==> design/flow/design.v <==
`default_nettype none
module deserializer #(
    parameter ADDRW   = 24,
    parameter OPCODEW = 2
) (
    input  wire               clk,
    input  wire               rst_n,
    input  wire               spi_clk,
    input  wire               mosi,
    input  wire               cs_n,
    input  wire               aes_ready_in,
    input  wire               sha_ready_in,
    output reg                valid, 
    output reg  [OPCODEW-1:0] opcode,     
    output reg  [ADDRW-1:0]   key_addr,
    output reg  [ADDRW-1:0]   text_addr,
    output reg  [ADDRW-1:0]   dest_addr,
    output reg                valid_out
);
    localparam integer SHIFT_W = 1 + OPCODEW + (3 * ADDRW);
    localparam integer CW = $clog2(SHIFT_W + 1);
    localparam [CW-1:0] CNT_FULL = CW'(SHIFT_W) - 1;
    reg [1:0] r_clk;
    reg [1:0] r_cs_n;
    reg [1:0] r_mosi;    
    always @(posedge clk or negedge rst_n) begin
        if (!rst_n) begin        
            r_clk <= 2'b00;      
            r_cs_n <= 2'b11;     
            r_mosi <= 2'b00;
        end else begin
            r_clk <= {r_clk[0], spi_clk};
            r_cs_n <= {r_cs_n[0], cs_n};
            r_mosi <= {r_mosi[0], mosi};
        end
    end
    wire clk_posedge = (r_clk == 2'b01);   
    reg [CW-1:0] cnt;   
    reg [SHIFT_W-1:0] shift_reg;
    reg busy;   
    always @ (posedge clk or negedge rst_n) begin
        if (!rst_n) begin    
            cnt        <= {CW{1'b0}};
            shift_reg  <= {SHIFT_W{1'b0}};
            busy       <= 1'b0;
            valid      <= 1'b0;
            opcode     <= {OPCODEW{1'b0}};
            key_addr   <= {ADDRW{1'b0}};
            text_addr  <= {ADDRW{1'b0}};
            dest_addr  <= {ADDRW{1'b0}}; 
            valid_out  <= 1'b0;
        end else begin
            valid_out <= 1'b0;   
            if (~r_cs_n[1]) begin                      
                if (clk_posedge && !busy) begin
                    shift_reg <= {shift_reg[SHIFT_W-2:0], r_mosi[1]};
                    if (cnt == CNT_FULL) begin
                        busy <= 1'b1;                  
                        cnt  <= {CW{1'b0}};
                    end else begin
                        cnt <= cnt + 1'b1;             
                    end
                end
            end else begin
                if (!busy) begin
                    cnt       <= {CW{1'b0}};
                    shift_reg <= {SHIFT_W{1'b0}};
                end
            end
            if (shift_reg[3*ADDRW]) begin
                if (busy && sha_ready_in) begin
                    valid     <= shift_reg[SHIFT_W-1];
                    opcode    <= shift_reg[SHIFT_W-2 : 3*ADDRW];
                    key_addr  <= shift_reg[3*ADDRW-1 : 2*ADDRW]; 
                    text_addr <= shift_reg[2*ADDRW-1 : ADDRW];
                    dest_addr <= shift_reg[ADDRW-1 : 0];
                    valid_out <= 1'b1;   
                    busy      <= 1'b0;
                end
            end else begin
                if (busy && aes_ready_in) begin
                    valid     <= shift_reg[SHIFT_W-1];
                    opcode    <= shift_reg[SHIFT_W-2 : 3*ADDRW];
                    key_addr  <= shift_reg[3*ADDRW-1 : 2*ADDRW]; 
                    text_addr <= shift_reg[2*ADDRW-1 : ADDRW];
                    dest_addr <= shift_reg[ADDRW-1 : 0];
                    valid_out <= 1'b1;   
                    busy      <= 1'b0;
                end
            end
        end
    end
endmodule
module req_queue #(
    parameter ADDRW = 24,
    parameter OPCODEW = 2,
    parameter QDEPTH = 16
) (
    input wire clk,
    input wire rst_n,
    input wire valid_in,
    input wire ready_in_aes,
    input wire ready_in_sha,
    input wire [OPCODEW - 1:0] opcode,
    input wire [ADDRW - 1:0] key_addr,
    input wire [ADDRW - 1:0] text_addr,
    input wire [ADDRW - 1:0] dest_addr,
    output wire [3 * ADDRW + OPCODEW - 1:0] instr_aes,
    output wire valid_out_aes,
    output wire ready_out_aes,
    output wire [2 * ADDRW + OPCODEW - 1:0] instr_sha,
    output wire valid_out_sha,
    output wire ready_out_sha
);
    integer j, k;
    localparam integer SHA_INSTRW = 2 * ADDRW + OPCODEW;
    localparam integer AES_INSTRW = 3 * ADDRW + OPCODEW;
    localparam integer IDXW = (QDEPTH <= 1) ? 1 : $clog2(QDEPTH);
    localparam [IDXW - 1:0] LAST_IDX = IDXW'(QDEPTH - 1);
    reg [AES_INSTRW - 1:0] aesQueue [QDEPTH - 1:0];
    reg [IDXW - 1:0] aesReadIdx;
    reg [IDXW - 1:0] aesWriteIdx;
    reg aesFull;
    reg [SHA_INSTRW - 1:0] shaQueue [QDEPTH - 1:0];
    reg [IDXW - 1:0] shaReadIdx;
    reg [IDXW - 1:0] shaWriteIdx;
    reg shaFull;
    assign ready_out_aes = (aesReadIdx != aesWriteIdx || !aesFull) && rst_n;
    assign ready_out_sha = (shaReadIdx != shaWriteIdx || !shaFull) && rst_n;
    assign valid_out_aes = (aesReadIdx != aesWriteIdx || aesFull) && rst_n;
    assign valid_out_sha = (shaReadIdx != shaWriteIdx || shaFull) && rst_n;
    assign instr_aes = aesQueue[aesReadIdx];
    assign instr_sha = shaQueue[shaReadIdx];
    always @(posedge clk or negedge rst_n) begin 
        if (!rst_n) begin
            for (j = 0; j < QDEPTH; j = j + 1) aesQueue[j] <= {AES_INSTRW{1'b0}};
            aesReadIdx <= {IDXW{1'b0}};
            aesWriteIdx <= {IDXW{1'b0}};
            aesFull <= 0;
            for (k = 0; k < QDEPTH; k = k + 1) shaQueue[k] <= {SHA_INSTRW{1'b0}};
            shaReadIdx <= {IDXW{1'b0}};
            shaWriteIdx <= {IDXW{1'b0}};
            shaFull <= 0;
        end else begin
            if (valid_in) begin
                if (ready_out_aes) begin
                    if (opcode[0] == 0) begin
                        aesQueue[aesWriteIdx] <= {opcode, key_addr, text_addr, dest_addr};
                        if (aesWriteIdx == LAST_IDX) begin
                            if (aesReadIdx == {IDXW{1'b0}}) aesFull <= 1;
                            aesWriteIdx <= {IDXW{1'b0}};
                        end else begin
                            if (aesReadIdx == aesWriteIdx + 1) aesFull <= 1;
                            aesWriteIdx <= aesWriteIdx + 1;
                        end
                    end
                end
                if (ready_out_sha) begin
                    if (opcode[0] == 1) begin
                        shaQueue[shaWriteIdx] <= {opcode, text_addr, dest_addr};
                        if (shaWriteIdx == LAST_IDX) begin
                            if (shaReadIdx == {IDXW{1'b0}}) shaFull <= 1;
                            shaWriteIdx <= {IDXW{1'b0}};
                        end else begin
                            if (shaReadIdx == shaWriteIdx + 1) shaFull <= 1;
                            shaWriteIdx <= shaWriteIdx + 1;
                        end
                    end
                end
            end
            if (ready_in_aes && valid_out_aes) begin
                if (aesReadIdx == LAST_IDX) 
                    aesReadIdx <= {IDXW{1'b0}};
                else 
                    aesReadIdx <= aesReadIdx + 1;
                aesFull <= 0;
            end
            if (ready_in_sha && valid_out_sha) begin
                if (shaReadIdx == LAST_IDX) 
                    shaReadIdx <= {IDXW{1'b0}};
                else 
                    shaReadIdx <= shaReadIdx + 1;
                shaFull <= 0;
            end
        end
    end
endmodule
`default_nettype none
module aes_fsm #(
    parameter ADDRW = 24,
    parameter ACCEL_ID = 2'b10
)(
    input  wire              clk,
    input  wire              rst_n,
    input  wire              req_valid,
    input  wire [3*ADDRW+1:0] req_data,
    output reg               ready_req_out,      
    input wire               compq_ready_in,
    output reg [ADDRW-1:0]   compq_data_out,     
    output reg               valid_compq_out,    
    output reg               arb_req,
    input  wire              arb_grant,
    input  wire [2:0]        ack_in,
    output reg [ADDRW+7:0]   data_out
);
    localparam MEM_ID = 2'b00;
    localparam READY        = 4'b0000;
    localparam RDKEY        = 4'b0001;
    localparam WAIT_RDKEY   = 4'b0010;
    localparam RDTEXT       = 4'b0011;
    localparam WAIT_RDTXT   = 4'b0100;
    localparam HASHOP       = 4'b0101;
    localparam WAIT_HASHOP  = 4'b0110;
    localparam MEMWR        = 4'b0111;
    localparam WAIT_MEMWR   = 4'b1000;
    localparam COMPLETE     = 4'b1001;
    reg [3:0] state, next_state;
    reg [3*ADDRW+1:0] r_req_data;
    always @(posedge clk or negedge rst_n) begin
        if (!rst_n)
            state <= READY;
        else
            state <= next_state;
    end
    always @(*) begin
        next_state = state;
        case (state)
            READY: begin
                if (req_valid) next_state = RDKEY;
            end
            RDKEY: begin
                if (arb_grant) next_state = WAIT_RDKEY;
            end
            WAIT_RDKEY: begin
                if (ack_in == {1'b1, MEM_ID}) next_state = RDTEXT;
            end
            RDTEXT: begin
                if (arb_grant) next_state = WAIT_RDTXT;
            end
            WAIT_RDTXT: begin
                if (ack_in == {1'b1, MEM_ID}) next_state = HASHOP;
            end
            HASHOP: begin
                if (arb_grant) next_state = WAIT_HASHOP;
            end
            WAIT_HASHOP: begin
                if (ack_in == {1'b1, ACCEL_ID}) next_state = MEMWR;
            end
            MEMWR: begin
                if (arb_grant) next_state = WAIT_MEMWR;
            end
            WAIT_MEMWR: begin
                if (ack_in == {1'b1, MEM_ID}) next_state = COMPLETE;
            end
            COMPLETE: begin
                if (compq_ready_in) next_state = READY;
            end
            default: next_state = READY;
        endcase
    end
    always @(*) begin
        arb_req = 1'b0;
        ready_req_out = 1'b0;
        valid_compq_out = 1'b0;
        data_out = 'b0;
        compq_data_out = 'b0;
        case (state) 
            READY: begin
                ready_req_out = 1'b1;
            end
            RDKEY: begin
                arb_req = 1'b1;
                data_out = {r_req_data[3*ADDRW-1:2*ADDRW], 2'b00, ACCEL_ID, MEM_ID, 2'b00};
            end
            WAIT_RDKEY: begin
                data_out = {r_req_data[3*ADDRW-1:2*ADDRW], 2'b00, ACCEL_ID, MEM_ID, 2'b00};
            end
            RDTEXT: begin
                arb_req = 1'b1;
                data_out = {r_req_data[2*ADDRW-1:ADDRW], 2'b00, ACCEL_ID, MEM_ID, 2'b01};
            end
            WAIT_RDTXT: begin
                data_out = {r_req_data[2*ADDRW-1:ADDRW], 2'b00, ACCEL_ID, MEM_ID, 2'b01};
            end
            HASHOP: begin
                arb_req = 1'b1;
                data_out = {24'b0, r_req_data[3*ADDRW+1], 1'b0, ACCEL_ID, 4'b0011};
            end
            WAIT_HASHOP: begin
                data_out = {24'b0, r_req_data[3*ADDRW+1], 1'b0, ACCEL_ID, 4'b0011};
            end
            MEMWR: begin
                arb_req = 1'b1;
                data_out = {r_req_data[ADDRW-1:0], 2'b00, MEM_ID, ACCEL_ID, 2'b10};
            end
            WAIT_MEMWR: begin
                data_out = {r_req_data[ADDRW-1:0], 2'b00, MEM_ID, ACCEL_ID, 2'b10};
            end
            COMPLETE: begin
                compq_data_out = {r_req_data[ADDRW-1:0]};
                valid_compq_out = 1'b1;
            end
            default: begin
            end
        endcase
    end
    always @(posedge clk or negedge rst_n) begin
        if (!rst_n) begin
            r_req_data <= '0;
        end else if (req_valid && state == READY) begin
            r_req_data <= req_data;
        end
    end
endmodule
`default_nettype none
module sha_fsm #(
    parameter ADDRW = 24,
    parameter ACCEL_ID = 2'b01
)(
    input  wire              clk,
    input  wire              rst_n,
    input  wire              req_valid,
    input  wire [2*ADDRW+1:0] req_data,
    output reg               ready_req_out,      
    input wire               compq_ready_in,
    output reg [ADDRW-1:0]   compq_data_out,     
    output reg               valid_compq_out,    
    output reg               arb_req,
    input  wire              arb_grant,
    input  wire [2:0]        ack_in,
    output reg [ADDRW+7:0]   data_out
);
    localparam MEM_ID = 2'b00;
    localparam READY        = 4'b0000;
    localparam RDTEXT       = 4'b0001;
    localparam WAIT_RDTXT   = 4'b0010;
    localparam HASHOP       = 4'b0011;
    localparam WAIT_HASHOP  = 4'b0100;
    localparam MEMWR        = 4'b0101;
    localparam WAIT_MEMWR   = 4'b0110;
    localparam COMPLETE     = 4'b0111;
    reg [3:0] state, next_state;
    reg [2*ADDRW+1:0] r_req_data;
    always @(posedge clk or negedge rst_n) begin
        if (!rst_n)
            state <= READY;
        else
            state <= next_state;
    end
    always @(*) begin
        next_state = state;
        case (state)
            READY: begin
                if (req_valid) next_state = RDTEXT;
            end
            RDTEXT: begin
                if (arb_grant) next_state = WAIT_RDTXT;
            end
            WAIT_RDTXT: begin
                if (ack_in == {1'b1, MEM_ID}) next_state = HASHOP;
            end
            HASHOP: begin
                if (arb_grant) next_state = WAIT_HASHOP;
            end
            WAIT_HASHOP: begin
                if (ack_in == {1'b1, ACCEL_ID}) next_state = MEMWR;
            end
            MEMWR: begin
                if (arb_grant) next_state = WAIT_MEMWR;
            end
            WAIT_MEMWR: begin
                if (ack_in == {1'b1, MEM_ID}) next_state = COMPLETE;
            end
            COMPLETE: begin
                if (compq_ready_in) next_state = READY;
            end
            default: next_state = READY;
        endcase
    end
    always @(*) begin
        arb_req = 1'b0;
        ready_req_out = 1'b0;
        valid_compq_out = 1'b0;
        data_out = 'b0;
        compq_data_out = 'b0;
        case (state) 
            READY: begin
                ready_req_out = 1'b1;
            end
            RDTEXT: begin
                arb_req = 1'b1;
                data_out = {r_req_data[2*ADDRW-1:ADDRW], 2'b00, ACCEL_ID, MEM_ID, 2'b01};
            end
            WAIT_RDTXT: begin
                data_out = {r_req_data[2*ADDRW-1:ADDRW], 2'b00, ACCEL_ID, MEM_ID, 2'b01};
            end
            HASHOP: begin
                arb_req = 1'b1;
                data_out = {24'b0, r_req_data[2*ADDRW+1], 1'b0, ACCEL_ID, 4'b0011};
            end
            WAIT_HASHOP: begin
                data_out = {24'b0, r_req_data[2*ADDRW+1], 1'b0, ACCEL_ID, 4'b0011};
            end
            MEMWR: begin
                arb_req = 1'b1;
                data_out = {r_req_data[ADDRW-1:0], 2'b00, MEM_ID, ACCEL_ID, 2'b10};
            end
            WAIT_MEMWR: begin
                data_out = {r_req_data[ADDRW-1:0], 2'b00, MEM_ID, ACCEL_ID, 2'b10};
            end
            COMPLETE: begin
                compq_data_out = {r_req_data[ADDRW-1:0]};
                valid_compq_out = 1'b1;
            end
            default: begin
            end
        endcase
    end
    always @(posedge clk or negedge rst_n) begin
        if (!rst_n) begin
            r_req_data <= '0;
        end else if (req_valid && state == READY) begin
            r_req_data <= req_data;
        end
    end
endmodule
`default_nettype none
module bus_arbiter #(
    parameter ADDRW = 24
    ) (
    input wire clk,
    input wire rst_n,
    input wire sha_req,
    input wire aes_req,
    input wire [ADDRW+7:0] sha_data_in,
    input wire [ADDRW+7:0] aes_data_in,
    input wire bus_ready,
    output reg [7:0] data_out,
    output reg valid_out, 
    output wire aes_grant,
    output wire sha_grant,
    output wire [1:0] curr_mode_top,
    output wire [1:0] counter_top
);
localparam AES = 2'b01;
localparam SHA = 2'b10;
reg last_serviced;  
reg [1:0] curr_mode;  
reg [1:0] counter;
assign curr_mode_top = curr_mode;
assign counter_top = counter;
always @(*) begin
    if (counter == 2'b00) begin
        if (curr_mode == AES) begin
            data_out = aes_data_in[7:0];
            valid_out = 1'b1;
        end else if (curr_mode == SHA) begin
            data_out = sha_data_in[7:0];
            valid_out = 1'b1;
        end else begin
            data_out = 8'b0;  
            valid_out = 1'b0;
        end
    end else if (counter == 2'b01) begin
        if (curr_mode == AES) begin
            data_out = aes_data_in[15:8];
            valid_out = 1'b1;
        end else if (curr_mode == SHA) begin
            data_out = sha_data_in[15:8];
            valid_out = 1'b1;
        end else begin
            data_out = 8'b0;  
            valid_out = 1'b0;
        end
    end else if (counter == 2'b10) begin
        if (curr_mode == AES) begin
            data_out = aes_data_in[23:16];
            valid_out = 1'b1;
        end else if (curr_mode == SHA) begin
            data_out = sha_data_in[23:16];
            valid_out = 1'b1;
        end else begin
            data_out = 8'b0;  
            valid_out = 1'b0;
        end
    end else begin
        if (curr_mode == AES) begin
            data_out = aes_data_in[31:24];
            valid_out = 1'b1;
        end else if (curr_mode == SHA) begin
            data_out = sha_data_in[31:24];
            valid_out = 1'b1;
        end else begin
            data_out = 8'b0;  
            valid_out = 1'b0;
        end
    end
end
always @(posedge clk or negedge rst_n) begin
    if (!rst_n) begin
        last_serviced <= 1'b0;
        curr_mode <= 2'b00;
        counter <= 2'b00;
    end else begin
        if (curr_mode != 2'b00) begin
            if (bus_ready) counter <= counter + 1;
        end else begin
            if (sha_req && aes_req) begin 
                curr_mode <= last_serviced ? 2'b10 : 2'b01;
            end else if (aes_req) begin 
                curr_mode <= 2'b01;
            end else if (sha_req) begin
                curr_mode <= 2'b10;
            end else begin
                curr_mode <= 2'b00;
                counter <= 2'b00;
            end
        end
        if (counter == 2'b11 && bus_ready) begin
            if (curr_mode == AES) curr_mode <= (sha_req) ? SHA : 2'b00;
            else if (curr_mode == SHA) curr_mode <= (aes_req) ? AES : 2'b00;
        end
        if (curr_mode == AES) last_serviced <= 1'b1;
        else if (curr_mode == SHA) last_serviced <= 1'b0;
    end
end
assign aes_grant = (curr_mode == AES);
assign sha_grant = (curr_mode == SHA);
endmodule
module comp_queue #(
    parameter ADDRW  = 24,
    parameter QDEPTH = 32
)(
    input  wire clk,
    input  wire rst_n,
    input  wire                 valid_in_aes,
    input  wire                 valid_in_sha,
    input  wire [ADDRW-1:0]     dest_addr_aes,
    input  wire [ADDRW-1:0]     dest_addr_sha,
    output reg                  ready_out_aes,
    output reg                  ready_out_sha,
    output reg [ADDRW-1:0]      data_out,
    output reg                  valid_out,
    input  wire                 ready_in
);
    reg [ADDRW-1:0] mem [0:QDEPTH-1];
    localparam integer IDXW = (QDEPTH <= 1) ? 1 : $clog2(QDEPTH);
    localparam integer COUNTW = (QDEPTH <= 1) ? 1 : $clog2(QDEPTH + 1);
    localparam [IDXW-1:0] LAST_IDX = IDXW'(QDEPTH - 1);
    localparam [COUNTW-1:0] COUNT_MAX = QDEPTH;
    function [IDXW-1:0] increment_ptr;
        input [IDXW-1:0] val;
        increment_ptr = (val == LAST_IDX) ? {IDXW{1'b0}} : val + 1'b1;
    endfunction
    reg [IDXW-1:0] head, tail;
    reg [COUNTW-1:0] count;
    wire full  = (count == COUNT_MAX);
    wire empty = (count == {COUNTW{1'b0}});  
    reg rr_select;
    wire both_valid = valid_in_aes && valid_in_sha;
    wire aes_sel = (both_valid && !rr_select) || (valid_in_aes && !valid_in_sha);
    wire sha_sel = (both_valid && rr_select)  || (valid_in_sha && !valid_in_aes);
    wire enq_valid = (aes_sel && valid_in_aes) || (sha_sel && valid_in_sha);
    wire [ADDRW-1:0] enq_data =
        aes_sel ? dest_addr_aes :
        sha_sel ? dest_addr_sha :
        {ADDRW{1'b0}};
    wire enq_ready = !full;
    always @(*) begin
        ready_out_aes = !full && aes_sel;
        ready_out_sha = !full && sha_sel;
    end
    wire do_enq = enq_valid && enq_ready;
    wire do_deq = valid_out && ready_in;
    always @(posedge clk or negedge rst_n) begin
        if (!rst_n) begin
            head <= {IDXW{1'b0}};
            tail <= {IDXW{1'b0}};
            count <= {COUNTW{1'b0}};
            rr_select <= 0;
            valid_out <= 0;
            data_out <= 0;
        end else begin
            if (do_enq) begin
                mem[tail] <= enq_data;
                tail <= increment_ptr(tail);
            end
            if (both_valid)
                rr_select <= ~rr_select;
            if (!empty && !valid_out) begin
                data_out <= mem[head];
                valid_out <= 1;
            end
            if (do_deq) begin
                head <= increment_ptr(head);
                valid_out <= 0;
            end
            if (do_enq && do_deq)
                count <= count;
            else if (do_enq)
                count <= count + 1;
            else if (do_deq)
                count <= count - 1;
        end
    end
endmodule
module serializer #(
    parameter ADDRW = 24
) (
    input wire clk,
    input wire rst_n,       
    input wire n_cs,         
    input wire spi_clk,
    input wire valid_in,
    input wire [ADDRW-1:0]      addr,
    output reg  miso,
    output wire ready_out,
    output reg  err           
);
    localparam integer SHIFT_W  = ADDRW + 1;  
    localparam integer CW = (SHIFT_W <= 1) ? 1 : $clog2(SHIFT_W + 1);
    localparam [CW-1:0] CNT_INIT = CW'(SHIFT_W - 1);
    reg [CW-1:0] cnt;                                
    reg [SHIFT_W-1:0] PISOreg;                       
    reg [1:0] clkstat;                               
    wire negedgeSPI = (clkstat == 2'b10);            
    reg [1:0] sync_n_cs;                        
    reg [1:0] hist;                             
    reg valid_ncs;                              
    reg idle;                                   
    assign ready_out = idle && ~valid_ncs && negedgeSPI;
    always @(posedge clk or negedge rst_n) begin 
        if (!rst_n) begin
            clkstat <=0;
        end else begin
            clkstat <= {clkstat[0], spi_clk};
        end
    end
    always @(posedge clk or negedge rst_n) begin
        if (!rst_n) begin
            sync_n_cs <= 2'b11;                      
        end else begin
            sync_n_cs <= {sync_n_cs[0], n_cs};       
        end
    end
    always@(posedge clk or negedge rst_n) begin 
        if (!rst_n) begin  
            hist            <= 2'b11;
            valid_ncs       <= 1'b1;                       
        end else begin
            if (negedgeSPI) begin
                hist <= {hist[0], sync_n_cs[1]};           
                if (hist[1] == hist[0]) begin
                    valid_ncs <= hist[1]; 
                end
            end
        end
    end
    always @(posedge clk or negedge rst_n) begin
        if (!rst_n) begin 
            idle        <= 1;
            cnt         <= CNT_INIT;
            PISOreg     <= 0;
            miso        <= 1'b0;
            err         <= 1'b0;
        end
        else if (~valid_ncs) begin
            if (valid_in && idle && negedgeSPI) begin
                PISOreg     <= {1'b1 , addr};
                idle        <= 0;
                cnt         <= CNT_INIT;
                miso        <= 1'b1;
            end else if (negedgeSPI && !idle) begin
                miso        <= PISOreg[SHIFT_W-1];
                PISOreg     <= {PISOreg[SHIFT_W-2:0], 1'b0};
                if (cnt != 1) begin
                    cnt <= cnt - 1;
                end else begin 
                    idle <= 1;
                end
            end
        end else if (valid_ncs && !idle) begin  
            err         <= 1'b1;
            idle        <= 1;
            cnt         <= CNT_INIT;
            PISOreg     <= 0;
            miso        <= 1'b0;
        end else begin
            err <= 1'b0;
        end
    end
endmodule
`default_nettype none
module tt_um_control_top #(
  parameter ADDRW = 24,
  parameter OPCODEW = 2,
  parameter REQ_QDEPTH = 4,
  parameter COMP_QDEPTH = 4
  ) (
    input  wire       ena,       
    input  wire       clk,       
    input  wire       rst_n,     
    input  wire [7:0] ui_in, 
    output wire [7:0] uo_out, 
    input  wire [7:0] uio_in,     
    output wire [7:0] uio_out, 
    output wire [7:0] uio_oe      
);
  wire [7:0] in_bus = ui_in | uio_in;
  wire mosi = in_bus[0];
  wire spi_clk = in_bus[1];
  wire cs_n = in_bus[2];
  wire bus_ready = in_bus[3];
  wire [2:0] ack_in = in_bus[6:4];   
  wire miso;
  wire [7:0] data_bus_out;
  wire data_bus_valid;
  wire [7:0] out_bus;
  assign out_bus[0] = miso;
  assign out_bus[6:1] = data_bus_out[6:1];
  assign out_bus[7] = data_bus_valid;
  assign uio_out = out_bus;
  assign uo_out = out_bus;
  assign uio_oe = 8'b0 & {8{&{1'b0, ena, in_bus[7], data_bus_out[7], data_bus_out[0], 
                              valid, serializer_err, curr_mode_top, counter_top}}};
  localparam AES_INSTRW = 3*ADDRW + OPCODEW;
  localparam SHA_INSTRW = 2*ADDRW + OPCODEW;
  wire valid;
  wire [OPCODEW-1:0] opcode;
  wire [ADDRW-1:0] key_addr;
  wire [ADDRW-1:0] text_addr;
  wire [ADDRW-1:0] dest_addr;
  wire req_q_valid;
  deserializer #(.ADDRW(ADDRW), .OPCODEW(OPCODEW)) 
  deserializer_inst(.clk(clk), .rst_n(rst_n), .spi_clk(spi_clk), .mosi(mosi), .cs_n(cs_n), 
                    .aes_ready_in(aes_queue_ready), .sha_ready_in(sha_queue_ready), 
                    .valid(valid), .opcode(opcode), .key_addr(key_addr), .text_addr(text_addr), 
                    .dest_addr(dest_addr), .valid_out(req_q_valid));
  wire aes_fsm_ready, sha_fsm_ready;
  wire [AES_INSTRW-1:0] instr_aes;
  wire [SHA_INSTRW-1:0] instr_sha;
  wire valid_out_aes, valid_out_sha;
  wire aes_queue_ready, sha_queue_ready;
  req_queue #(.ADDRW(ADDRW), .OPCODEW(OPCODEW), .QDEPTH(REQ_QDEPTH)) 
  req_queue_inst(.clk(clk), .rst_n(rst_n), .valid_in(req_q_valid), .ready_in_aes(aes_fsm_ready), 
                 .ready_in_sha(sha_fsm_ready), .opcode(opcode), .key_addr(key_addr), .text_addr(text_addr), 
                 .dest_addr(dest_addr), .instr_aes(instr_aes), .valid_out_aes(valid_out_aes), 
                 .ready_out_aes(aes_queue_ready), .instr_sha(instr_sha), .valid_out_sha(valid_out_sha), 
                 .ready_out_sha(sha_queue_ready));
  wire compq_ready_aes, compq_ready_sha;
  wire [ADDRW-1:0] compq_aes_data, compq_sha_data;
  wire compq_aes_valid, compq_sha_valid;
  aes_fsm #(.ADDRW(ADDRW)) aes_fsm_inst (.clk(clk), .rst_n(rst_n), .req_valid(valid_out_aes), 
                                         .req_data(instr_aes), .ready_req_out(aes_fsm_ready), 
                                         .compq_ready_in(compq_ready_aes), .compq_data_out(compq_aes_data), 
                                         .valid_compq_out(compq_aes_valid), .arb_req(aes_arb_req), 
                                         .arb_grant(aes_arb_grant), .ack_in(ack_in), .data_out(aes_fsm_data));
  sha_fsm #(.ADDRW(ADDRW)) sha_fsm_inst (.clk(clk), .rst_n(rst_n), .req_valid(valid_out_sha), .req_data(instr_sha), 
                                         .ready_req_out(sha_fsm_ready), .compq_ready_in(compq_ready_sha), 
                                         .compq_data_out(compq_sha_data), .valid_compq_out(compq_sha_valid), 
                                         .arb_req(sha_arb_req), .arb_grant(sha_arb_grant), .ack_in(ack_in), 
                                         .data_out(sha_fsm_data));
  wire aes_arb_req, sha_arb_req;
  wire [ADDRW+7:0] aes_fsm_data, sha_fsm_data;
  wire aes_arb_grant, sha_arb_grant;
  wire [1:0] curr_mode_top;
  wire [1:0] counter_top;
  bus_arbiter #(.ADDRW(ADDRW)) 
  bus_arbiter_inst (.clk(clk), .rst_n(rst_n), .sha_req(sha_arb_req), .aes_req(aes_arb_req), .sha_data_in(sha_fsm_data), 
                    .aes_data_in(aes_fsm_data), .bus_ready(bus_ready), .data_out(data_bus_out), .valid_out(data_bus_valid), 
                    .aes_grant(aes_arb_grant), .sha_grant(sha_arb_grant), .curr_mode_top(curr_mode_top), .counter_top(counter_top));
  wire [ADDRW-1:0] compq_data;
  wire compq_valid_out;
  wire compq_ready_in;
  comp_queue #(.ADDRW(ADDRW), .QDEPTH(COMP_QDEPTH)) 
  comp_queue_inst (.clk(clk), .rst_n(rst_n), .valid_in_aes(compq_aes_valid), .valid_in_sha(compq_sha_valid), 
                   .dest_addr_aes(compq_aes_data), .dest_addr_sha(compq_sha_data), .ready_out_aes(compq_ready_aes), 
                   .ready_out_sha(compq_ready_sha), .data_out(compq_data), .valid_out(compq_valid_out), .ready_in(compq_ready_in));
  wire serializer_err;
  serializer #(.ADDRW(ADDRW)) 
  serializer_inst(.clk(clk), .rst_n(rst_n), .n_cs(cs_n), .spi_clk(spi_clk), .valid_in(compq_valid_out), .addr(compq_data), 
                  .miso(miso), .ready_out(compq_ready_in), .err(serializer_err));
endmodule
==> design/flow/run.sh <==
#!/bin/bash
# the make line also repeats each setting of config.mk as NAME=value (left out here)
make -C /OpenROAD-flow-scripts/flow DESIGN_CONFIG=/design/flow/config.mk WORK_HOME=/design/flow/orfs CLKGATE_MAP_FILE= finish
==> design/flow/config.mk <==
export PLATFORM = sky130hd
export DESIGN_NAME = tt_um_control_top
export DESIGN_NICKNAME = tt_um_control_top
export VERILOG_FILES = /design/flow/design.v
export SDC_FILE = /design/flow/constraint.sdc
export NUM_CORES = 4
export LEC_CHECK = 0
export ABC_AREA = 1
export CAP_MARGIN = 40
export CORE_MARGIN = 2
export CORE_UTILIZATION = 72
export CTS_CLUSTER_DIAMETER = 225
export CTS_CLUSTER_SIZE = 10
export PLACE_DENSITY_LB_ADDON = 0.08
export SETUP_SLACK_MARGIN = 0.93
export SLEW_MARGIN = 20
==> design/flow/constraint.sdc <==
create_clock -name core_clock -period 3.31 [get_ports {clk}]
set_input_delay 0.6620 -clock core_clock [delete_from_list [all_inputs] [get_ports {clk}]]
set_output_delay 0.6620 -clock core_clock [all_outputs]
set_load 0.01 [all_outputs]
==> changes_impl.md, run 1 <==
### Physical design

* Reg-to-reg endpoint: aes_fsm_inst.r_req_data[34]
* Mux contribution to synthesized area at 0%
* H-tree levels at 3
* FA/HA/MAJ Cells, Area Fraction at 1.22%
* CTS buffer count at 95
* Unique masters post-synth at 37
* Critical path type: reg2out
* Sw power at 11,000 uW
* Global-route usage over all layers at 37.3%
* Mapped cell area at 37,500 sq um
* Routed Antenna Nets at 0
* Max-cap viol count at 0
* Basic Gates by Area at 16.4%
* Ys cells at 4,326
* Core Box Area at 51,400 sq um
* Initial antenna violation count at 2
* Routability cong. at 0.884
* Crit share post-route at 87.1%
* Minimum clock period at 2880 ps
* Gate Area at 12,900 sq um
* Combinational Power Share at 29.3%
* Chip area at 53,900 sq um
* CP peak stage delay at 380 ps
* Post-DP Area at 38,200 sq um
* R2R depth at 7
* Flops after synth at 856
* CP delay by family, top: simple AND/OR/NAND/NOR gates
* Final hold violation count at 0
* OpenROAD warnings at 65
* Synthesized area per cell at 8.67 sq um
* Slowest cell on crit path: dfrtp_1
* Mapped Cells at 4,326
* Final worst slack at 427 ps
* Worst-Skew Late Latency at 660 ps
* Int Power at 21,000 uW
* Worst EP required at 2650 ps
* Area growth syn-to-layout at 11.1%
* R2R Path Start: req_queue_inst.aesReadIdx[0]
* Crit. End Element: output pin
* Synth top cells by count: nand2_1 (1,266), dfrtp_1 (750), o21ai_0 (687)
* Die X at 232 um
* Setup tns final at 0 ps
* Comb area leader: simple AND/OR/NAND/NOR gates
* Transition time of the tightest slew-check pin at 951 ps
* CTS sink cnt at 856
* WHS Path Cells at 0
* First-pass GRT wire length at 156,000 um
* TritonCTS clock tree: yes
* RSZ-0062 raised after global routing: yes
* Die Y at 232 um
* CTS root buf: clkbuf_16
* Aoi share at 15.5%
* Comb power at 9380 uW
* Setup violators final at 0
* Maximum VDD drop at 611 uV
* Global-route met3 utilization at 5.81%
* GR Overflow Total at 0
* FFs w/ async S/R, synth at 88.8%
* Worst Skew at 19.9 ps
* Starting Density at 72.9%
* Final WL at 99,300 um
* Seq pwr at 13,300 uW
* Reg clk slew, reported paths at 60 ps
* Most used flip-flop cell: dfrtp_1
* Grt peak-use layer: met2
* Status: no timing/DRC/antenna violations
* Fmax at 0.347 GHz
* Via/cell ratio at 6.05
* Slew Limit Fails at 0
* Clk pwr share at 29.2%
* Post-route DRC at 0
* Syn. warnings at 10
* Worst rel slew slack at 36.6%
* Buf/Inv on CP at 3
* Clk buf depth at 3
* Sw Share at 34.5%
* Post-Place Worst Slack at 297 ps
* Leak at 0.0200 uW
* EDFF count, synth at 96
* Synth area leader: dfrtp_1
* DR WL/cell at 19.9 um
* CP Capture Point: uo_out[4]
* IO Port Bufs at 31
* NumNets Final at 4,318
* Hold path start: deserializer_inst.r_mosi[0]
* Hold EP: deserializer_inst.r_mosi[1]
* Cell Rows at 83
* Sequential fraction of design power at 41.5%
* Seq/Total Area, Yosys at 58.4%
* Yosys stat chip area at 37,500 sq um
* Placed cell count at 4,807
* Met2 Use GR at 58.8%
* Worst path cell trace: nor2_1 > buf_6 > nor2_1 > nor2_1 > nand2_2 > nand2_1 > nand2_1 > nand2_1 > inv_1 > nand2_2 > nand2_4 > buf_6
* Clock network power at 9330 uW
* Initial DRC Count at 3,337
* Worst hold path type: reg2reg
* Setup crit start: aes_fsm_inst.state[9]
* Cell depth of the worst setup path at 12
* XORs/XNORs by Area at 0.234%
* Number of global-route vias before repair at 29,300
* Detailed-route via count at 30,100
* Register area at 21,900 sq um
* Crit path arrival time at 2220 ps
* Power density cells at 767 nW/um^2
* 1st-pass router iterations at 6
* Fin area at 41,700 sq um
* Yosys top cell by instances: nand2_1
* IO Pins at 43
* Max-area cell share at 50.1%
* Dpl hpwl at 60,300 um
* Worst-path fanout max at 14
* Number of fill cells at 3,267
* Reg2Reg Setup Slack at 1040 ps
* Met1 usage at 52.3%
* Largest net degree at the start of global routing at 172
* Largest cells by area: dfrtp_1 (50%), nand2_1 (13%), o21ai_0 (9.2%), edfxtp_1 (7.7%), inv_1 (4.4%)
* Pwr top: registers
* Fin cells at 4,980
* CP startpoint kind: flop
==> stage by stage <==
stage	power, uW	util, %	hold WS, ps
after global placement	21300	74.2	334
after floorplan	18600	-	331
after CTS	31500	80.4	350
after detailed placement	21600	74.3	337
after global routing	33400	81.1	357
final	32000	81.1	347
==> layer usage <==
| layer | wire length (um) | share of wire, % |
|---|---|---|
| met5 | 10 | 0.010 |
| met3 | 8600 | 8.7 |
| met4 | 4110 | 4.1 |
| met2 | 46900 | 47 |
| met1 | 39700 | 40 |
==> layout make-up <==
cell class	instances	area share [%]
sequential	856	52.6
multi-input combinational	2723	30.9
clock buffer	126	6.03
timing repair buffer	148	4.11
inverter	438	3.98
tap	680	2.04
clock inverter	7	0.279
timing repair inverter	1	0.0180
antenna	1	0.00600
==> repair_timing <==
item,CTS,global route
pin swaps,31,18
hold buffers,1,0
buffers inserted,13,16
gates cloned,3,2
resized,136,31
hold endpoints to repair,3,0
endpoints found under the setup margin,15,234
==> inputs of run 2 (changes only) <==
Settings changed: ABC_AREA 1 to not set, CAP_MARGIN 40 to 20, CORE_UTILIZATION 72 to 29, CTS_CLUSTER_DIAMETER 225 to not set, CTS_CLUSTER_SIZE 10 to not set, PLACE_DENSITY_LB_ADDON 0.08 to not set, SETUP_SLACK_MARGIN 0.93 to not set.
Clock period 3.31 ns to 15.3 ns, I/O delays scaled along.
==> run 2 against run 1 <==
Effect of this change: global-route usage is 24 points lower; hold slack about the same; sequential power is 81% lower; flip-flop count unchanged; final cell count fell by 11%; critical path depth shrank 6; sequential share of layout area grew 1.6 points; critical endpoint is now uio_out[4]; highest routed layer unchanged.
==> changes_impl.md, run 2 <==
### Physical design

* FA/HA/MAJ Cells, Area Fraction at 1.28% (+0.056 points)
* Starting Density at 29.1% (-44 points)
* Final WL at 86,500 um (-13%)
* CP startpoint kind: flop
* FFs w/ async S/R, synth at 88.8% (unchanged)
* Global-route usage over all layers at 13.6% (-24 points)
* Cell depth of the worst setup path at 6 (-6)
* Clock network power at 2150 uW (-77%)
* Seq pwr at 2550 uW (-81%)
* CTS buffer count at 90 (-5.3%)
* R2R Path Start: req_queue_inst.aesReadIdx[0]
* Reg-to-reg endpoint: req_queue_inst.aesQueue[2][36]
* CP delay by family, top: AND-OR/OR-AND gates
* Core Box Area at 123,000 sq um (+140%)
* Chip area at 126,000 sq um (+130%)
* Fmax at 0.148 GHz
* Cell Rows at 129 (+55%)
* Clk pwr share at 36.4% (+7.2 points)
* Status: no timing/DRC/antenna violations
* Worst-path fanout max at 19 (+5)
* Reg2Reg Setup Slack at 12,270 ps (+11,230 ps)
* Crit. End Element: output pin
* Buf/Inv on CP at 1 (-2)
* Largest cells by area: dfrtp_1 (52%), mux2_2 (9.2%), edfxtp_1 (8.0%), mux2_1 (5.8%), a222oi_1 (3.9%)
* Comb area leader: multiplexers
* Post-CTS resize count at 0 (-100%)
* Power density cells at 146 nW/um^2 (-81%)
* Yosys stat chip area at 35,900 sq um (-4.4%)
* Worst rel slew slack at 23.9% (-13 points)
* Reg clk slew, reported paths at 60 ps (about the same)
* Combinational Power Share at 20.4% (-8.9 points)
* R2R depth at 6 (-1)
* Routability cong. at 0.822 (-7.0%)
* Ys cells at 2,784 (-36%)
* Worst path cell trace: or2_1 > or4_1 > a21oi_1 > a211oi_1 > o2bb2ai_1 > clkdlybuf4s50_1
* Leak at 0.0184 uW (-7.7%)
* Initial antenna violation count at 1 (-1)
* Sw Share at 32.1% (-2.4 points)
* Setup crit start: sha_fsm_inst.state[3]
* Syn. warnings at 10 (unchanged)
* Initial DRC Count at 2,166 (-35%)
* # hold bufs at CTS at 0 (-1)
* Final hold violation count at 0 (unchanged)
* Hold path start: deserializer_inst.r_mosi[0]
* 1st-pass router iterations at 8 (+2)
* IO Port Bufs at 31 (unchanged)
* Die X at 356 um (+53%)
* Sequential fraction of design power at 43.2% (+1.7 points)
* EDFF count, synth at 96 (unchanged)
* Routed Antenna Nets at 0 (unchanged)
* TritonCTS clock tree: yes
* Setup violators final at 0 (unchanged)
* Die Y at 356 um (+53%)
* Most used flip-flop cell: dfrtp_1
* Aoi share at 12.2% (-3.4 points)
* Clk buf depth at 3 (unchanged)
* Setup bufs post-CTS at 0 (-13)
* Unique masters post-synth at 63 (+70%)
* RSZ-0062 raised after global routing: no
* NumNets Final at 2,785 (-36%)
* WHS Path Cells at 0 (unchanged)
* Crit path arrival time at 3710 ps (+1490 ps)
* Max-cap viol count at 0 (unchanged)
* Max-area cell share at 52.3% (+2.3 points)
* Slew Limit Fails at 0 (unchanged)
* Worst EP required at 12,240 ps (+9590 ps)
* Dpl hpwl at 49,100 um (-19%)
* GR Overflow Total at 0 (unchanged)
* IO Pins at 43 (unchanged)
* Synth top cells by count: dfrtp_1 (750), mux2_2 (293), nand2_1 (236)
* CP peak stage delay at 710 ps (+330 ps)
* Synthesized area per cell at 12.9 sq um (+49%)
* Mapped Cells at 2,784 (-36%)
* Comb power at 1200 uW (-87%)
* Setup tns final at 0 ps (unchanged)
* Synth area leader: dfrtp_1
* First-pass GRT wire length at 136,000 um (-13%)
* Crit share post-route at 44.3% (-43 points)
* Minimum clock period at 6770 ps
* Sw power at 1900 uW (-83%)
* Hold EP: deserializer_inst.r_mosi[1]
* OpenROAD warnings at 58 (-11%)
* Mapped cell area at 35,900 sq um (-4.4%)
* Post-DP Area at 37,500 sq um (-1.9%)
* Detailed-route via count at 22,400 (-26%)
* Post-route DRC at 0 (unchanged)
* Largest net degree at the start of global routing at 175 (+1.7%)
* Pwr top: registers
* CTS root buf: clkbuf_16
* Yosys top cell by instances: dfrtp_1
* Int Power at 4010 uW (-81%)
* Transition time of the tightest slew-check pin at 1140 ps (+190 ps)
* Number of fill cells at 12,100 (+270%)
* Slowest cell on crit path: or2_1
* Worst hold path type: reg2reg
* Fin area at 40,400 sq um (-3.0%)
* Worst-Skew Late Latency at 640 ps (-20 ps)
* XORs/XNORs by Area at 0.366% (+0.13 points)
* Critical path type: reg2out
* DR WL/cell at 19.5 um (-2.3%)
* H-tree levels at 3 (unchanged)
* Diode count at 0 (-1)
* Seq/Total Area, Yosys at 61.1% (+2.7 points)
* CTS sink cnt at 856 (unchanged)
* Flops after synth at 856 (unchanged)
* CP Capture Point: uio_out[4]
* Basic Gates by Area at 5.76% (-11 points)
* Number of global-route vias before repair at 22,100 (-25%)
* Mux contribution to synthesized area at 15.7% (+16 points)
* Via/cell ratio at 5.04 (-17%)
* Maximum VDD drop at 110 uV (-82%)
* Area growth syn-to-layout at 12.7%
* Worst Skew at 23.8 ps (+3.87 ps)
-- run 2: layout make-up --
type | instances | area (sq um) | area share (%)
flip-flops and latches | 856 | 21900 | 54.2
multi-input cells | 1674 | 12800 | 31.6
clock buffers | 135 | 2700 | 6.67
well taps | 1637 | 2050 | 5.07
repair buffers | 69 | 629 | 1.56
clock inverters | 27 | 214 | 0.529
inverters | 39 | 146 | 0.362
-- run 2: metrics by stage --
step | utilization, % | cells | setup WS (ps) | hold slack, ps | power [uW]
global route | 32.8 | 4437 | 8380 | 363 | 6180
detailed placement | 30.5 | 4275 | 8550 | 336 | 3800
CTS | 32.8 | 4437 | 8560 | 349 | 5960
floorplan | - | 2791 | 10300 | 331 | 3340
finish | 32.8 | 4437 | 8530 | 347 | 5910
global placement | 30.5 | 4275 | 8540 | 335 | 3780
-- run 2: per-layer routing --
layer | up-vias | global-route usage (%) | wire length, um
met5 | - | 0 | 13
met4 | 2 | 3.83 | 1940
met3 | 118 | 2.15 | 4790
met2 | 553 | 21.3 | 39100
met1 | 11600 | 19.6 | 40600
li1 | 10100 | - | -
==> inputs of run 3 (changes only) <==
Settings changed: ABC_AREA set to 0, CAP_MARGIN 20 to 25, CORE_ASPECT_RATIO set to 0.52, CORE_MARGIN 2 to 5, CORE_UTILIZATION 29 to 40, PLACE_DENSITY set to 0.65, SETUP_SLACK_MARGIN set to 0.3.
Clock period 15.3 ns to 10.0 ns, I/O delays scaled along.
==> run 3 against run 2 <==
Effect of this change: die size shrank 24%; sequential power rose by 53%; area after synthesis stayed put; critical path depth grew 2; power rose by 47%; via count grew 3.9%; non-clock buffer count rose by 10; sequential share of layout area up 1.3 points; clock skew decreased by 2.2 ps; critical path type unchanged.
==> changes_impl.md, run 3 <==
### Physical design

* Max-cap viol count at 0 (unchanged)
* Met1 usage at 29.7% (+10 points)
* Sw Share at 33.0% (+0.92 points)
* Seq pwr at 3910 uW (+53%)
* Yosys stat chip area at 35,900 sq um (unchanged)
* CP startpoint kind: flop
* CP delay by family, top: buffers and inverters
* R2R Path Start: req_queue_inst.aesReadIdx[0]
* XORs/XNORs by Area at 0.366% (unchanged)
* Buf/Inv on CP at 3 (+2)
* Reg-to-reg endpoint: req_queue_inst.aesQueue[2][15]
* Mapped cell area at 35,900 sq um (unchanged)
* Chip area at 96,000 sq um (-24%)
* Hold EP: deserializer_inst.r_mosi[1]
* Maximum VDD drop at 306 uV (+180%)
* Seq/Total Area, Yosys at 61.1% (unchanged)
* Worst path cell trace: inv_1 > ha_1 > inv_1 > a21o_1 > o211ai_1 > o211ai_1 > o2bb2ai_1 > clkdlybuf4s50_1
* Starting Density at 40.2% (+11 points)
* Setup violators final at 0 (unchanged)
* # hold bufs at CTS at 0 (unchanged)
* Unique masters post-synth at 63 (unchanged)
* Worst Skew at 21.6 ps (-2.22 ps)
* FFs w/ async S/R, synth at 88.8% (unchanged)
* GR Overflow Total at 0 (unchanged)
* Routability cong. at 0.832 (+1.2%)
* CP peak stage delay at 790 ps (+80 ps)
* Critical path type: reg2out
* TritonCTS clock tree: yes
* Crit. End Element: output pin
* Largest net degree at the start of global routing at 185 (+5.7%)
* Max-area cell share at 52.3% (unchanged)
* Final hold violation count at 0 (unchanged)
* EDFF count, synth at 96 (unchanged)
* Ys cells at 2,784 (unchanged)
* Crit path arrival time at 3950 ps (+240 ps)
* DR WL/cell at 23.3 um (+19%)
* Flops after synth at 856 (unchanged)
* Global-route usage over all layers at 19.2% (+5.6 points)
* Setup crit start: bus_arbiter_inst.curr_mode[1]
* Area growth syn-to-layout at 10.1%
* Final WL at 92,900 um (+7.4%)
* Post-CTS resize count at 0 (unchanged)
* Clk pwr share at 33.0% (-3.4 points)
* Minimum clock period at 5950 ps
* Worst-Skew Late Latency at 630 ps (about the same)
* CP Capture Point: uio_out[2]
* Sequential fraction of design power at 44.9% (+1.7 points)
* Worst rel slew slack at 26.7% (+2.8 points)
* IO Pins at 43 (unchanged)
* Min Hold Slack at 357 ps (+10.2 ps)
* IO Port Bufs at 31 (unchanged)
* Status: no timing/DRC/antenna violations
* Power density cells at 221 nW/um^2 (+51%)
* RSZ-0062 raised after global routing: no
* Hold path start: deserializer_inst.r_mosi[0]
* R2R depth at 6 (unchanged)
* Placed cell count at 3,858 (-9.8%)
* FA/HA/MAJ Cells, Area Fraction at 1.28% (unchanged)
* Post-route DRC at 0 (unchanged)
* Worst EP required at 8000 ps (-4240 ps)
* Pwr top: registers
* Die X at 425 um (+20%)
* Setup bufs post-CTS at 0 (unchanged)
* Detailed-route via count at 23,200 (+3.9%)
* Comb area leader: multiplexers
* Crit share post-route at 59.5% (+15 points)
* WHS Path Cells at 0 (unchanged)
* Number of fill cells at 7,935 (-35%)
* Slew Limit Fails at 0 (unchanged)
* Clk buf depth at 3 (unchanged)
* Mapped Cells at 2,784 (unchanged)
* Cell Rows at 79 (-39%)
* OpenROAD warnings at 60 (+3.4%)
* Synth top cells by count: dfrtp_1 (750), mux2_2 (293), nand2_1 (236)
* Fmax at 0.168 GHz
* Die Y at 226 um (-36%)
* Int Power at 5840 uW (+45%)
* NumNets Final at 2,777 (-0.29%)
* Largest cells by area: dfrtp_1 (52%), mux2_2 (9.2%), edfxtp_1 (8.0%), mux2_1 (5.8%), a222oi_1 (3.9%)
* Worst-path fanout max at 24 (+5)
* Most used flip-flop cell: dfrtp_1
* H-tree levels at 3 (unchanged)
* CTS sink cnt at 856 (unchanged)
* CTS buffer count at 72 (-20%)
* Dpl hpwl at 56,500 um (+15%)
* Met2 Use GR at 27.4% (+6.2 points)
* Global-route met3 utilization at 4.75% (+2.6 points)
* Pwr Total at 8710 uW (+47%)
* Slowest cell on crit path: ha_1
* Mux contribution to synthesized area at 15.7% (unchanged)
* Setup tns final at 0 ps (unchanged)
* Cell depth of the worst setup path at 8 (+2)
* Reg2Reg Setup Slack at 6890 ps (-5380 ps)
* Basic Gates by Area at 5.76% (unchanged)
* Synthesized area per cell at 12.9 sq um (unchanged)
* 1st-pass router iterations at 9 (+1)
* Synth area leader: dfrtp_1
* Fin cells at 3,992 (-10%)
* Sw power at 2870 uW (+52%)
* Initial antenna violation count at 1 (unchanged)
* Initial DRC Count at 2,937 (+36%)
* Aoi share at 12.2% (unchanged)
* Syn. warnings at 10 (unchanged)
* Core Box Area at 89,200 sq um (-28%)
* Reg clk slew, reported paths at 70 ps (about the same)
* Transition time of the tightest slew-check pin at 1100 ps (-42.7 ps)
* Number of global-route vias before repair at 23,600 (+7.2%)
* Combinational Power Share at 22.1% (+1.7 points)
* Comb power at 1930 uW (+61%)
* Leak at 0.0182 uW (-1.1%)
* First-pass GRT wire length at 144,000 um (+6.2%)
* Routed Antenna Nets at 0 (unchanged)
* Yosys top cell by instances: dfrtp_1
* Grt peak-use layer: met1
* Worst hold path type: reg2reg
* Via/cell ratio at 5.82 (+16%)
* CTS root buf: clkbuf_16
* Clock network power at 2870 uW (+33%)
* Final core occ at 44.3% (+11 points)
-- run 3: stage by stage --
step	setup WS, ps	area, sq um
floorplan	6060	35900
CTS	4100	39400
global placement	4820	37000
detailed placement	4790	37000
global route	3910	39500
finish	4050	39500
-- run 3: area by class of cell --
class | count | area [sq um] | share of cell area, %
multi-input cells | 1674 | 12800 | 32.3
flip-flops and latches | 856 | 21900 | 55.5
clock inverters | 23 | 253 | 0.640
repair buffers | 79 | 779 | 1.97
well taps | 1215 | 1520 | 3.85
clock buffers | 105 | 2100 | 5.33
inverters | 39 | 146 | 0.371
diodes | 1 | 2.50 | 0.00634
-- run 3: per-layer routing --
layer	share of wire, %	vias up
met3	9.5	116
met2	42	947
li1	-	10000
met5	0	-
met4	1.5	0
met1	47	12100
==> inputs of run 4 (changes only) <==
Settings changed: ABC_AREA 0 to 1, CAP_MARGIN 25 to 0, CORE_ASPECT_RATIO 0.52 to 0.51, CORE_MARGIN 5 to 2, CORE_UTILIZATION 40 to 71, CTS_CLUSTER_DIAMETER set to 236, HOLD_SLACK_MARGIN set to -0.08, PLACE_DENSITY 0.65 to not set, PLACE_DENSITY_LB_ADDON set to 0.3, SETUP_SLACK_MARGIN 0.3 to -0.22.
Clock period 10.0 ns to 4.22 ns, I/O delays scaled along.
==> run 4 against run 3 <==
Effect of this change: non-clock buffer count rose by 18; register-to-register slack got worse by 5600 ps; first-iteration DRC count rose by 65%; sequential power went up to 2.7 times the previous value; critical path type unchanged; largest power group unchanged; utilization up 33 points; hold slack got worse by 230 ps; still clean on timing, DRC and antenna; via count grew 34%.
==> changes_impl.md, run 4 <==
### Physical design

* Status: no timing/DRC/antenna violations
* Seq/Total Area, Yosys at 58.4% (-2.7 points)
* Post-Place Worst Slack at 860 ps (-3930 ps)
* Number of global-route vias before repair at 29,700 (+26%)
* Routability cong. at 0.990 (+19%)
* Die Y at 168 um (-26%)
* Final worst slack at 136 ps (-3910 ps)
* Setup tns final at 0 ps (unchanged)
* Minimum clock period at 4080 ps
* Int Power at 15,400 uW (+160%)
* Reg-to-reg endpoint: serializer_inst.miso
* Largest net degree at the start of global routing at 185 (unchanged)
* Critical path type: reg2out
* Sw power at 8710 uW (+200%)
* Crit. End Element: output pin
* Final hold violation count at 0 (unchanged)
* Detailed-route via count at 31,200 (+34%)
* CTS root buf: clkbuf_16
* Initial DRC Count at 4,860 (+65%)
* Mux contribution to synthesized area at 0% (-16 points)
* Slew Limit Fails at 0 (unchanged)
* Worst path cell trace: inv_1 > ha_1 > inv_1 > nand3_1 > o21ai_0 > nor2_1 > nand2_1 > nor2_1 > clkdlybuf4s50_1
* R2R depth at 7 (+1)
* Final WL at 107,000 um (+16%)
* Register area at 21,900 sq um (unchanged)
* Dpl hpwl at 66,300 um (+17%)
* Reg clk slew, reported paths at 70 ps (about the same)
* Number of fill cells at 3,521 (-56%)
* Worst hold path type: in2async
* Sw Share at 36.2% (+3.2 points)
* Post-route DRC at 0 (unchanged)
* Starting Density at 71.6% (+31 points)
* Routed Antenna Nets at 0 (unchanged)
* Worst rel slew slack at 24.8% (-1.9 points)
* Clk pwr share at 28.0% (-5.0 points)
* Comb power at 6940 uW (+260%)
* Mapped Cells at 4,326 (+55%)
* Largest cells by area: dfrtp_1 (50%), nand2_1 (13%), o21ai_0 (9.2%), edfxtp_1 (7.7%), inv_1 (4.4%)
* Initial antenna violation count at 6 (+5)
* Ys cells at 4,326 (+55%)
* Cell Rows at 60 (-24%)
* H-tree levels at 3 (unchanged)
* Buf/Inv on CP at 3 (unchanged)
* XORs/XNORs by Area at 0.234% (-0.13 points)
* Post-DP Area at 38,100 sq um (+2.8%)
* Worst EP required at 3380 ps (-4620 ps)
* NumNets Final at 4,242 (+53%)
* CP peak stage delay at 620 ps (-170 ps)
* IO Port Bufs at 31 (unchanged)
* Slowest cell on crit path: clkdlybuf4s50_1
* CP Capture Point: uio_out[6]
* Power density cells at 596 nW/um^2 (+170%)
* Min Hold Slack at 127 ps (-230 ps)
* Clk buf depth at 3 (unchanged)
* CP startpoint kind: flop
* FFs w/ async S/R, synth at 88.8% (unchanged)
* Chip area at 54,800 sq um (-43%)
* CTS sink cnt at 856 (unchanged)
* Setup crit start: bus_arbiter_inst.curr_mode[1]
* Worst-path fanout max at 14 (-42%)
* Synth top cells by count: nand2_1 (1,266), dfrtp_1 (750), o21ai_0 (687)
* GR Overflow Total at 0 (unchanged)
* Pwr Total at 24,100 uW (+180%)
* Setup bufs post-CTS at 0 (unchanged)
* Die X at 326 um (-23%)
* Worst-Skew Late Latency at 630 ps (about the same)
* Transition time of the tightest slew-check pin at 1120 ps (+17.3 ps)
* Combinational Power Share at 28.8% (+6.7 points)
* Post-CTS resize count at 0 (unchanged)
* CP delay by family, top: simple AND/OR/NAND/NOR gates
* First-pass GRT wire length at 168,000 um (+17%)
* Crit share post-route at 96.8% (+37 points)
* Maximum VDD drop at 402 uV (+32%)
* Area growth syn-to-layout at 7.75%
* Fmax at 0.245 GHz
* Crit path arrival time at 3240 ps (-710 ps)
* Flops after synth at 856 (unchanged)
* CTS buffer count at 72 (unchanged)
* Clock network power at 6750 uW (+140%)
* Global-route usage over all layers at 39.8% (+21 points)
* Max-area cell share at 50.1% (-2.3 points)
* 1st-pass router iterations at 7 (-2)
* R2R Path Start: deserializer_inst.r_clk[0]
* Seq pwr at 10,400 uW (+170%)
* Mapped cell area at 37,500 sq um (+4.6%)
* Setup violators final at 0 (unchanged)
* Pwr top: registers
* RSZ-0062 raised after global routing: no
* Leak at 0.0194 uW (+6.3%)
* Yosys stat chip area at 37,500 sq um (+4.6%)
* Basic Gates by Area at 16.4% (+11 points)
* OpenROAD warnings at 66 (+10%)
* Via/cell ratio at 6.29 (+7.9%)
* Unique masters post-synth at 37 (-41%)
* Comb area leader: simple AND/OR/NAND/NOR gates
* Max-cap viol count at 0 (unchanged)
* Worst Skew at 31.5 ps (+9.95 ps)
* Syn. warnings at 10 (unchanged)
* Most used flip-flop cell: dfrtp_1
* Reg2Reg Setup Slack at 1340 ps (-5550 ps)
* Gate Area at 12,700 sq um (-0.76%)
* EDFF count, synth at 96 (unchanged)
* Sequential fraction of design power at 43.2% (-1.7 points)
* Aoi share at 15.5% (+3.4 points)
* # hold bufs at CTS at 0 (unchanged)
* Fin area at 40,400 sq um (+2.4%)
* IO Pins at 43 (unchanged)
* FA/HA/MAJ Cells, Area Fraction at 1.22% (-0.056 points)
* DR WL/cell at 21.7 um (-6.9%)
* Synthesized area per cell at 8.67 sq um (-33%)
* TritonCTS clock tree: yes
* Synth area leader: dfrtp_1
* Core Box Area at 52,400 sq um (-41%)
* Yosys top cell by instances: nand2_1
* Cell depth of the worst setup path at 9 (+1)
-- run 4: area by class of cell --
type / instances / area share [%]
antenna: 2 / 0.0124
clock buffer: 106 / 5.15
clock inverter: 24 / 0.626
inverter: 438 / 4.07
multi-input combinational: 2722 / 31.3
sequential: 856 / 54.2
tap: 713 / 2.21
timing repair buffer: 97 / 2.38
-- run 4: per-layer routing --
layer / up-vias / routed length, um / global-route usage (%)
met4: 8 / 2450 / 10.5
met5: - / 34 / 0
li1: 13700 / - / -
met1: 15000 / 43700 / 60.4
met3: 227 / 17600 / 15.2
met2: 2206 / 43600 / 53.9
-- run 4: stage by stage --
step	std cells	utilization [%]
floorplan	4333	-
global placement	4826	72.6
detailed placement	4826	72.6
CTS	4956	77.1
global route	4956	77.1
finish	4958	77.1
==> inputs of run 5 (changes only) <==
Settings changed: ABC_AREA 1 to not set, CAP_MARGIN 0 to 20, CORE_ASPECT_RATIO 0.51 to not set, CORE_UTILIZATION 71 to 40, CTS_CLUSTER_DIAMETER 236 to not set, HOLD_SLACK_MARGIN -0.08 to not set, PLACE_DENSITY_LB_ADDON 0.3 to not set, SETUP_SLACK_MARGIN -0.22 to -0.34.
Clock period 4.22 ns to 5.86 ns, I/O delays scaled along.
==> run 5 against run 4 <==
Effect of this change: clock-buffer cell count increased by 21; via count decreased by 28%; global-route usage decreased by 21 points; routed wire length decreased by 18%; non-clock buffer count decreased by 17; largest power group unchanged; power decreased by 36%; final area decreased by 1.5%; clock skew decreased by 3.1 ps; sequential power decreased by 36%; highest routed layer is now met4; largest cell class unchanged; still clean; area after synthesis decreased by 4.4%; first-iteration DRC count decreased by 52%; hold slack improved by 230 ps.
==> changes_impl.md, run 5 <==
### Physical design

* Status: no timing/DRC/antenna violations
* Post-route DRC at 0 (unchanged)
* Clk pwr share at 36.0% (+8.0 points)
* Fmax at 0.201 GHz
* Detailed-route via count at 22,600 (-28%)
* Final core occ at 44.9% (-32 points)
* Hold path start: deserializer_inst.r_mosi[0]
* Transition time of the tightest slew-check pin at 1130 ps (+16.8 ps)
* Slew Limit Fails at 0 (unchanged)
* Sw Share at 32.2% (-4.0 points)
* Syn. warnings at 10 (unchanged)
* Max-cap viol count at 0 (unchanged)
* Number of fill cells at 7,932 (+130%)
* Clock network power at 5520 uW (-18%)
* CTS buffer count at 87 (+21%)
* Fin cells at 3,969 (-20%)
* Yosys stat chip area at 35,900 sq um (-4.4%)
* Initial antenna violation count at 0 (-6)
* Dpl hpwl at 52,200 um (-21%)
* Comb power at 3150 uW (-55%)
* Comb area leader: multiplexers
* Reg-to-reg endpoint: req_queue_inst.aesQueue[2][37]
* Crit path arrival time at 3800 ps (+560 ps)
* # hold bufs at CTS at 0 (unchanged)
* Basic Gates by Area at 5.76% (-11 points)
* Via/cell ratio at 5.69 (-9.5%)
* Initial DRC Count at 2,319 (-52%)
* Largest net degree at the start of global routing at 182 (-1.6%)
* Area growth syn-to-layout at 11.1%
* Worst EP required at 4690 ps (+1310 ps)
* Setup bufs post-CTS at 0 (unchanged)
* OpenROAD warnings at 58 (-12%)
* Seq/Total Area, Yosys at 61.1% (+2.7 points)
* Chip area at 92,000 sq um (+68%)
* Mux contribution to synthesized area at 15.7% (+16 points)
* DR WL/cell at 22.1 um (+2.2%)
* Core Box Area at 88,600 sq um (+69%)
* Synthesized area per cell at 12.9 sq um (+49%)
* Setup violators final at 0 (unchanged)
* Number of global-route vias before repair at 23,200 (-22%)
* Ys cells at 2,784 (-36%)
* Final hold violation count at 0 (unchanged)
* Worst-path fanout max at 24 (+10)
* Minimum clock period at 4980 ps
* CP peak stage delay at 760 ps (+140 ps)
* CP delay by family, top: buffers and inverters
* GR Overflow Total at 0 (unchanged)
* Combinational Power Share at 20.5% (-8.3 points)
* Crit share post-route at 84.9% (-12 points)
* Global-route usage over all layers at 19.2% (-21 points)
* Pwr top: registers
* Buf/Inv on CP at 3 (unchanged)
* Yosys top cell by instances: dfrtp_1
* CP startpoint kind: flop
* Flops after synth at 856 (unchanged)
* CP Capture Point: uo_out[3]
* Int Power at 10,400 uW (-32%)
* Worst Skew at 28.5 ps (-3.05 ps)
* RSZ-0062 raised after global routing: no
* WHS Path Cells at 0
* Setup tns final at 0 ps (unchanged)
* Unique masters post-synth at 63 (+70%)
* XORs/XNORs by Area at 0.366% (+0.13 points)
* Power density cells at 385 nW/um^2 (-35%)
* Leak at 0.0184 uW (-4.9%)
* Synth area leader: dfrtp_1
* Register area at 21,900 sq um (unchanged)
* Clk buf depth at 3 (unchanged)
* CTS root buf: clkbuf_16
* Routability cong. at 0.865 (-13%)
* Placed cell count at 3,814 (-21%)
* Die Y at 303 um (+80%)
* Mapped cell area at 35,900 sq um (-4.4%)
* Synth top cells by count: dfrtp_1 (750), mux2_2 (293), nand2_1 (236)
* Slowest cell on crit path: ha_1
* Reg clk slew, reported paths at 70 ps (about the same)
* Aoi share at 12.2% (-3.4 points)
* NumNets Final at 2,793 (-34%)
* Reg2Reg Setup Slack at 2860 ps (+1520 ps)
* TritonCTS clock tree: yes
* FFs w/ async S/R, synth at 88.8% (unchanged)
* Hold EP: deserializer_inst.r_mosi[1]
* Largest cells by area: dfrtp_1 (52%), mux2_2 (9.2%), edfxtp_1 (8.0%), mux2_1 (5.8%), a222oi_1 (3.9%)
* Worst path cell trace: inv_1 > ha_1 > inv_1 > a21o_1 > o211ai_1 > o211ai_1 > a32o_1 > clkdlybuf4s50_1
* Gate Area at 12,800 sq um (+0.78%)
* FA/HA/MAJ Cells, Area Fraction at 1.28% (+0.056 points)
* Sequential fraction of design power at 43.5% (+0.3 points)
* Seq pwr at 6670 uW (-36%)
* 1st-pass router iterations at 9 (+2)
* Crit. End Element: output pin
* First-pass GRT wire length at 137,000 um (-18%)
* Routed Antenna Nets at 0 (unchanged)
* R2R depth at 6 (-1)
* Critical path type: reg2out
* Worst hold path type: reg2reg
* Cell Rows at 109 (+82%)
* R2R Path Start: req_queue_inst.aesReadIdx[0]
* Final WL at 87,900 um (-18%)
* Setup crit start: bus_arbiter_inst.curr_mode[1]
* CTS sink cnt at 856 (unchanged)
* Post-CTS resize count at 0 (unchanged)
* Starting Density at 40.4% (-31 points)
* Sw power at 4930 uW (-43%)
* Max-area cell share at 52.3% (+2.3 points)
* IO Pins at 43 (unchanged)
* EDFF count, synth at 96 (unchanged)
* Maximum VDD drop at 341 uV (-15%)
* Cell depth of the worst setup path at 8 (-1)
* H-tree levels at 3 (unchanged)
* Most used flip-flop cell: dfrtp_1
* Worst rel slew slack at 24.5% (-0.33 points)
* Diode count at 0 (-2)
* Die X at 303 um (-6.9%)
* IO Port Bufs at 31 (unchanged)
* Mapped Cells at 2,784 (-36%)
* Worst-Skew Late Latency at 650 ps (+20 ps)
[run 5: per-stage QoR]
| step | power [uW] | worst slack [ps] | area, sq um | hold WS (ps) |
|---|---|---|---|---|
| 2_1_floorplan | 8720 | 2750 | 35900 | 331 |
| 3_3_place_gp | 9820 | 1680 | 37000 | 342 |
| 3_5_place_dp | 9910 | 1630 | 37000 | 343 |
| 4_1_cts | 15500 | 917 | 39800 | 352 |
| 5_1_grt | 16000 | 794 | 39800 | 365 |
| 6_report | 15300 | 884 | 39800 | 355 |
[run 5: layout make-up]
class                   instances  area share [%]
inverters                      39           0.368
clock inverters                28           0.760
multi-input cells            1674            32.0
clock buffers                 127            6.36
well taps                    1165            3.66
flip-flops and latches        856            55.0
repair buffers                 80            1.79
[run 5: metal layers]
metal,global-route usage (%),vias up,share of wire [%]
li1,-,10100,-
met1,26.3,11800,45
met2,31.6,592,48
met3,3.13,148,5.0
met4,5.87,0,2.4
met5,0,-,0
Power figures rest on the tool's default switching activity, not on a simulated workload.
